==> job 2889: inputs <==
// arbiter_puf
module arbiter_puf #(parameter challenge_size = 8, response_width = 24)
					(input logic [challenge_size-1 : 0] challenge,
					input logic clk, reset,
					output logic [response_width-1 : 0] response);
==> flow/config.mk <==
export PLATFORM = sky130hd
export DESIGN_NAME = arbiter_puf
export DESIGN_NICKNAME = arbiter_puf
export VERILOG_FILES = /design/flow/design.v
export SDC_FILE = /design/flow/constraint.sdc
export NUM_CORES = 4
export LEC_CHECK = 0
export ABC_AREA = 1
export CAP_MARGIN = 20
export CELL_PAD_IN_SITES_DETAIL_PLACEMENT = 1
export CELL_PAD_IN_SITES_GLOBAL_PLACEMENT = 1
export CORE_MARGIN = 6
export CORE_UTILIZATION = 59
export CTS_CLUSTER_DIAMETER = 27
export CTS_CLUSTER_SIZE = 33
export GPL_ROUTABILITY_DRIVEN = 0
export GPL_TIMING_DRIVEN = 0
export SLEW_MARGIN = 0
export TNS_END_PERCENT = 30
==> flow/constraint.sdc <==
create_clock -name core_clock -period 8.0 [get_ports {clk}]
set_input_delay 1.6000 -clock core_clock [delete_from_list [all_inputs] [get_ports {clk}]]
set_output_delay 1.6000 -clock core_clock [all_outputs]
set_load 0.01 [all_outputs]
run.sh (not shown) runs the stock make flow with config.mk's settings and CLKGATE_MAP_FILE=.
==> inputs of job 2682, as changes to job 2889 <==
ABC_AREA = default   (was 1)
CELL_PAD_IN_SITES_DETAIL_PLACEMENT = default   (was 1)
CELL_PAD_IN_SITES_GLOBAL_PLACEMENT = default   (was 1)
CORE_MARGIN = 2   (was 6)
CORE_UTILIZATION = 72   (was 59)
CTS_CLUSTER_DIAMETER = default   (was 27)
CTS_CLUSTER_SIZE = default   (was 33)
GPL_ROUTABILITY_DRIVEN = default   (was 0)
GPL_TIMING_DRIVEN = default   (was 0)
PLACE_DENSITY = 0.39   (was default)
SETUP_SLACK_MARGIN = 0.4   (was default)
SLEW_MARGIN = 20   (was 0)
TNS_END_PERCENT = 10   (was 30)
==> flow/constraint.sdc (replaced) <==
create_clock -name core_clock -period 2.2 [get_ports {clk}]
set_input_delay 0.4400 -clock core_clock [delete_from_list [all_inputs] [get_ports {clk}]]
set_output_delay 0.4400 -clock core_clock [all_outputs]
set_load 0.01 [all_outputs]
==> summary of the runs <==
Job 2682 passed the timing, design-rule and antenna checks. Job 2889 passed the timing, design-rule and antenna checks.
Between job 2682 and job 2889, the lower register-to-register slack is in job 2682 (gap 4700 ps).
Core utilization: job 2682 is higher than job 2889 (7.1 points).
Sequential share of layout area: job 2889 is lower than job 2682 (4.7 points).
In job 2889 the clock power is lower than in job 2682, by about 36%.

---

==> run H: inputs <==
arbiter_puf again, from the RTL that the note above started with.
clock: 8.0 ns
lec_check: 0
abc_area: 1
cap_margin: 20
cell_pad_in_sites_detail_placement: 1
cell_pad_in_sites_global_placement: 1
core_margin: 6
core_utilization: 59
cts_cluster_diameter: 27
cts_cluster_size: 81
gpl_routability_driven: 0
gpl_timing_driven: 0
slew_margin: 0
tns_end_percent: 30
==> run M (differences from run H) <==
- CELL_PAD_IN_SITES_DETAIL_PLACEMENT: 1 -> default
- CELL_PAD_IN_SITES_GLOBAL_PLACEMENT: 1 -> default
- CORE_MARGIN: 6 -> 2
- CORE_UTILIZATION: 59 -> 72
- CTS_CLUSTER_DIAMETER: 27 -> 227
- CTS_CLUSTER_SIZE: 81 -> 15
- GPL_TIMING_DRIVEN: 0 -> default
- HOLD_SLACK_MARGIN: default -> 0.29
- PLACE_DENSITY_LB_ADDON: default -> 0.01
- SETUP_SLACK_MARGIN: default -> 0.63
- SLEW_MARGIN: 0 -> 40
- TNS_END_PERCENT: 30 -> default
==> flow/constraint.sdc (replaced) <==
create_clock -name core_clock -period 2.15 [get_ports {clk}]
set_input_delay 0.4300 -clock core_clock [delete_from_list [all_inputs] [get_ports {clk}]]
set_output_delay 0.4300 -clock core_clock [all_outputs]
set_load 0.01 [all_outputs]
==> summary of the runs <==
Of run H and run M, run H has the higher register-to-register slack (gap 4600 ps).
Against run H, the clock skew of run M is lower by 17 ps.
Of run H and run M, run H has the higher non-clock buffer count (gap 208).
In flip-flop count, run H and run M do not differ.

---

==> v19 <==
Starting RTL as in the previous note.
// arbiter_puf
module arbiter_puf #(parameter challenge_size = 8, response_width = 24)
					(input logic [challenge_size-1 : 0] challenge,
					input logic clk, reset,
					output logic [response_width-1 : 0] response);
Settings: LEC_CHECK=0, ABC_AREA=1, CAP_MARGIN=40, CORE_MARGIN=2, CORE_UTILIZATION=72, CTS_CLUSTER_DIAMETER=227, CTS_CLUSTER_SIZE=15, GPL_ROUTABILITY_DRIVEN=0, HOLD_SLACK_MARGIN=0.29, PLACE_DENSITY_LB_ADDON=0.01, SETUP_SLACK_MARGIN=0.57, SLEW_MARGIN=10; clock period 2.15 ns.
==> v39 (differences from v19) <==
==> flow/config.mk (replaced) <==
export PLATFORM = sky130hd
export DESIGN_NAME = arbiter_puf
export DESIGN_NICKNAME = arbiter_puf
export VERILOG_FILES = /design/flow/design.v
export SDC_FILE = /design/flow/constraint.sdc
export NUM_CORES = 4
export LEC_CHECK = 0
export CAP_MARGIN = 0
export CORE_MARGIN = 2
export CORE_UTILIZATION = 65
export HOLD_SLACK_MARGIN = 0.29
export SETUP_SLACK_MARGIN = 0.93
export SLEW_MARGIN = 20
export TNS_END_PERCENT = 5
==> flow/constraint.sdc (replaced) <==
create_clock -name core_clock -period 3.76 [get_ports {clk}]
set_input_delay 0.7520 -clock core_clock [delete_from_list [all_inputs] [get_ports {clk}]]
set_output_delay 0.7520 -clock core_clock [all_outputs]
set_load 0.01 [all_outputs]
==> comparison table <==
Number of cell instances after yosys synthesis: v19 14,500; v39 14,200
Clock group total power: v19 50.9 mW; v39 40.7 mW
Cell with the largest stage delay on the worst path: v19 sky130_fd_sc_hd__dfrtp_1; v39 sky130_fd_sc_hd__clkdlybuf4s50_1
Worst Path Arrival: v19 1430 ps; v39 1820 ps
Routed vias/inst: v19 5.10; v39 4.88
Die boundary width: v19 518 um; v39 544 um
Number of global-route vias before repair: v19 104,000; v39 102,000
Die footprint: v19 268,000 um^2; v39 296,000 um^2
Half-perimeter wire length of the detailed placement result: v19 226 mm; v39 213 mm
Layout inverter count without the clock tree: v19 195; v39 98
Post-route fraction of the period consumed by the critical path: v19 0.864; v39 0.684
DR vias: v19 93,100; v39 90,800
Register cell area after layout: v19 101,000 um^2; v39 101,000 um^2
Setup slack, reg-to-reg: v19 620 ps; v39 1440 ps
Met2 Resource Use GR: v19 0.411; v39 0.363
Quantity of hold-fixing buffers added after cts: v19 6; v39 1
Synthesized chip area reported by yosys: v19 190,000 um^2; v39 190,000 um^2
Mapped Avg Cell Area: v19 13.1 um^2; v39 13.3 um^2
Fraction of the yosys area taken by sequential cells: v19 0.530; v39 0.532
Final core utilization: v19 0.777; v39 0.717
Status: v19 finished clean; v39 finished clean

---

==> juniper: inputs <==
Starting RTL as in the previous note.
Design arbiter_puf, start of the top module:
module arbiter_puf #(parameter challenge_size = 8, response_width = 24)
					(input logic [challenge_size-1 : 0] challenge,
					input logic clk, reset,
					output logic [response_width-1 : 0] response);
make LEC_CHECK=0 ABC_AREA=0 CAP_MARGIN=35 CELL_PAD_IN_SITES_DETAIL_PLACEMENT=0 CELL_PAD_IN_SITES_GLOBAL_PLACEMENT=0 CORE_MARGIN=2 CORE_UTILIZATION=71 CTS_CLUSTER_SIZE=58 GPL_TIMING_DRIVEN=1 MAX_ROUTING_LAYER=met5 MIN_ROUTING_LAYER=met1 SLEW_MARGIN=20 finish   # period 5.07 ns
==> tundra: changes against juniper <==
Settings changed: ABC_AREA 0 to default, CELL_PAD_IN_SITES_GLOBAL_PLACEMENT 0 to 1, CORE_MARGIN 2 to 5, CORE_UTILIZATION 71 to 64, CTS_CLUSTER_SIZE 58 to 70, SETUP_SLACK_MARGIN from default to 0.67.
==> flow/constraint.sdc (replaced) <==
create_clock -name core_clock -period 2.74 [get_ports {clk}]
set_input_delay 0.5480 -clock core_clock [delete_from_list [all_inputs] [get_ports {clk}]]
set_output_delay 0.5480 -clock core_clock [all_outputs]
set_load 0.01 [all_outputs]
==> qor summary <==
| quantity | tundra | juniper |
|---|---|---|
| Relative max-transition margin | 37.8% | 33.2% |
| Ratio of routed vias to standard cells | 4.89 | 5.02 |
| Tapcells inserted | 3919 | 3533 |
| Setup slack of the most critical reg-to-reg path | 0.73 ns | 2.45 ns |
| Met2 routed wirelength | 154 mm | 155 mm |
| Placed cell area | 195000 µm² | 194000 µm² |
| Fin Hold WS | 0.256 ns | 0.456 ns |
| Slowest library cell on the worst path | mux4_2 | clkdlybuf4s50_1 |
| Internal power contribution | 91.2 mW | 48.3 mW |
| Quantity of hold-fixing buffers added after cts | 1 | 0 |
| Reg-to-reg endpoint | c1.c4.d0.q$_DFFE_PN0P_ | c0.c5.d0.q$_DFFE_PN0P_ |
| Result of the run | complete, no violations | complete, no violations |
| RSZ-0062 raised after global routing | true | false |
| Starting density of the core | 64.4% | 71.5% |

---

==> inputs of run a <==
arbiter_puf again, from the RTL that the note above started with.
clock: 3.76 ns
lec_check: 0
cap_margin: 20
core_margin: 2
core_utilization: 61
cts_cluster_diameter: 397
max_routing_layer: met4
setup_slack_margin: 0.93
slew_margin: 20
tns_end_percent: 5
==> run b (differences from run a) <==
Settings changed: CORE_UTILIZATION 61 to 72, CTS_CLUSTER_DIAMETER 397 to not set, CTS_CLUSTER_SIZE set to 57, MAX_ROUTING_LAYER met4 to not set, PLACE_DENSITY_LB_ADDON set to 0.0, SETUP_SLACK_MARGIN 0.93 to 0.62, TNS_END_PERCENT 5 to not set.
==> flow/constraint.sdc (replaced) <==
create_clock -name core_clock -period 2.15 [get_ports {clk}]
set_input_delay 0.4300 -clock core_clock [delete_from_list [all_inputs] [get_ports {clk}]]
set_output_delay 0.4300 -clock core_clock [all_outputs]
set_load 0.01 [all_outputs]
==> comparison <==
- Of run a and run b, run b has the higher non-clock buffer count (gap 135).
- Against run a, the via count of run b is higher by 2.4%.
- Against run b, the sequential share of layout area of run a is higher by 0.12 points.
- Clock skew: run a is higher than run b (4.1 ps).
- Of run b and run a, run b has the higher clock power (gap about 70%, measured against run a).
- Flip-flop count is the same in run b and run a.
- Of run a and run b, run a has the higher register-to-register slack (gap 1100 ps).
==> figures <==
Number of cells on the critical path: run b 5; run a 1
Average wire per cell in the routed design: run b 17.65 um; run a 16.52 um
Total clock buffers created by CTS: run b 394; run a 413
Wire length on met2: run b 166000 um; run a 152000 um
Setup crit start: run b en; run a response[7]
GRT Overall Usage: run b 0.2486; run a 0.2110
Cell depth of the worst flop-to-flop path: run b 5; run a 4
Result of the run: run b finished clean; run a finished clean
Die Span X: run b 517.2 um; run a 561.6 um
Buf+Inv Stages, Crit Path: run b 2; run a 1
Total half-perimeter wirelength after legalization and detailed placement: run b 221500 um; run a 214600 um
Number of detailed-route iterations in the first pass: run b 5; run a 4
Total number of warnings across the stage logs: run b 36; run a 47
Critical path capture point type: run b flop; run a output port
Final worst-path setup slack: run b 252.7 ps; run a 1174 ps
First-pass GRT wire length: run b 550100 um; run a 541000 um
Power figures rest on the tool's default switching activity, not on a simulated workload.
